## v10
Design ram_single_port, start of the top module:
module ram_single_port(
    input clk,
    input write_en,
    input reset,
    input [6:0] addr,
    input [7:0] data_in,
    output reg [7:0] data_out    
);
For scale: ~1800 cells after synthesis, about 520 flip-flops, ~26 I/O pins.
==> flow/config.mk <==
export PLATFORM = sky130hd
export DESIGN_NAME = ram_single_port
export DESIGN_NICKNAME = ram_single_port
export VERILOG_FILES = /design/flow/design.v
export SDC_FILE = /design/flow/constraint.sdc
export NUM_CORES = 4
export LEC_CHECK = 0
export ABC_AREA = 0
export CAP_MARGIN = 25
export CELL_PAD_IN_SITES_GLOBAL_PLACEMENT = 0
export CORE_ASPECT_RATIO = 0.88
export CORE_MARGIN = 2
export CORE_UTILIZATION = 72
export CTS_CLUSTER_DIAMETER = 380
export MAX_ROUTING_LAYER = met4
export MIN_ROUTING_LAYER = met1
export PLACE_DENSITY = 0.67
export SETUP_SLACK_MARGIN = 0.77
export SLEW_MARGIN = 10
==> flow/constraint.sdc <==
create_clock -name core_clock -period 9.24 [get_ports {clk}]
set_input_delay 1.8480 -clock core_clock [delete_from_list [all_inputs] [get_ports {clk}]]
set_output_delay 1.8480 -clock core_clock [all_outputs]
set_load 0.01 [all_outputs]
run.sh (not shown) runs the stock make flow with config.mk's settings and CLKGATE_MAP_FILE=.
#### Input delta (v5 over v10)
# v10
export LEC_CHECK = 0
export ABC_AREA = 0
export CAP_MARGIN = 25
export CELL_PAD_IN_SITES_GLOBAL_PLACEMENT = 0
export CORE_ASPECT_RATIO = 0.88
export CORE_MARGIN = 2
export CORE_UTILIZATION = 72
export CTS_CLUSTER_DIAMETER = 380
export MAX_ROUTING_LAYER = met4
export MIN_ROUTING_LAYER = met1
export PLACE_DENSITY = 0.67
export SETUP_SLACK_MARGIN = 0.77
export SLEW_MARGIN = 10
create_clock -name core_clock -period 9.24 [get_ports {clk}]
# v5
export LEC_CHECK = 0
export ABC_AREA = 0
export CAP_MARGIN = 25
export CELL_PAD_IN_SITES_GLOBAL_PLACEMENT = 0
export CORE_MARGIN = 2
export CORE_UTILIZATION = 72
export CTS_CLUSTER_DIAMETER = 27
export CTS_CLUSTER_SIZE = 74
export MAX_ROUTING_LAYER = met4
export MIN_ROUTING_LAYER = met1
export PLACE_DENSITY = 0.35
export SETUP_SLACK_MARGIN = -0.19
export SLEW_MARGIN = 10
create_clock -name core_clock -period 2.0 [get_ports {clk}]
==> results <==
- v5 ran in full, but the layout does not pass; the checks complain about negative setup slack.
- Number of violations reported at the end of detailed-routing iteration 0: v5 > v10
- Diff v10 -> v5: clock network power share climbed 14 points; global-route usage up 13 points; sequential cell area share lost 8.4 points; critical path depth in cells rose by 2.
- v5 — proportion of power drawn by combinational gates 0.2 points lower, v10 as reference
- | met1 capacity usage during global routing | v5 vs v10 | 8.2 points higher |
- [diff] clock tree skew after final layout, v5 relative to v10: regression
For v45, these inputs were changed with respect to v5:
# v5
export LEC_CHECK = 0
export ABC_AREA = 0
export CAP_MARGIN = 25
export CELL_PAD_IN_SITES_GLOBAL_PLACEMENT = 0
export CORE_MARGIN = 2
export CORE_UTILIZATION = 72
export CTS_CLUSTER_DIAMETER = 27
export CTS_CLUSTER_SIZE = 74
export MAX_ROUTING_LAYER = met4
export MIN_ROUTING_LAYER = met1
export PLACE_DENSITY = 0.35
export SETUP_SLACK_MARGIN = -0.19
export SLEW_MARGIN = 10
create_clock -name core_clock -period 2.0 [get_ports {clk}]
# v45
export LEC_CHECK = 0
export ABC_AREA = 1
export CAP_MARGIN = 25
export CELL_PAD_IN_SITES_GLOBAL_PLACEMENT = 0
export CORE_ASPECT_RATIO = 0.88
export CORE_MARGIN = 2
export CORE_UTILIZATION = 57
export CTS_CLUSTER_DIAMETER = 380
export MAX_ROUTING_LAYER = met4
export MIN_ROUTING_LAYER = met1
export SETUP_SLACK_MARGIN = 0.77
export SLEW_MARGIN = 10
create_clock -name core_clock -period 6.14 [get_ports {clk}]
### Flow results
- Per the final summary, v45 finished and its layout is clean on timing, DRC and antenna.
- v45 does better than v5 on post-route worst hold slack.
- Looking at final setup skew across v5 and v45, the one that comes out higher is v5.
- From v5 to v45 the numbers moved as follows: power density over the cells down about 70%; wire length now smaller; data required time of the critical path now sits higher; synthesized cell count rose by 54%.
- v45 ended up with a lower sum of internal, switching and leakage power than v5 did.
- Comparing critical path depth for v5 and v45, the smaller number came from v45.
Edits applied to the flow inputs when going from v45 to v7:
# v45
export LEC_CHECK = 0
export ABC_AREA = 1
export CAP_MARGIN = 25
export CELL_PAD_IN_SITES_GLOBAL_PLACEMENT = 0
export CORE_ASPECT_RATIO = 0.88
export CORE_MARGIN = 2
export CORE_UTILIZATION = 57
export CTS_CLUSTER_DIAMETER = 380
export MAX_ROUTING_LAYER = met4
export MIN_ROUTING_LAYER = met1
export SETUP_SLACK_MARGIN = 0.77
export SLEW_MARGIN = 10
create_clock -name core_clock -period 6.14 [get_ports {clk}]
# v7
export LEC_CHECK = 0
export CAP_MARGIN = 20
export CORE_MARGIN = 2
export CORE_UTILIZATION = 45
export SLEW_MARGIN = 20
create_clock -name core_clock -period 5.0 [get_ports {clk}]
[summary]
v7 against v45; count of nets after finishing is down by more than a quarter.
Routed wire in v7 totals more than in v45.
Result for v7 and v45: all clean
For v7, the standard cell with the maximum stage delay on the critical path was sky130_fd_sc_hd__nor2_1, unlike v45, where it was sky130_fd_sc_hd__nor3_4.
Looking at per-instance average area after synthesis across v7 and v45, the one that comes out lower is v45.
In v7 relative to v45, number of well-tap cells placed had gone up by more than a quarter.
Going from v45 to v7, largest fanout on the critical path went down by 17; synthesized area went down by about 1.2%.
Power figures rest on the tool's default switching activity, not on a simulated workload.
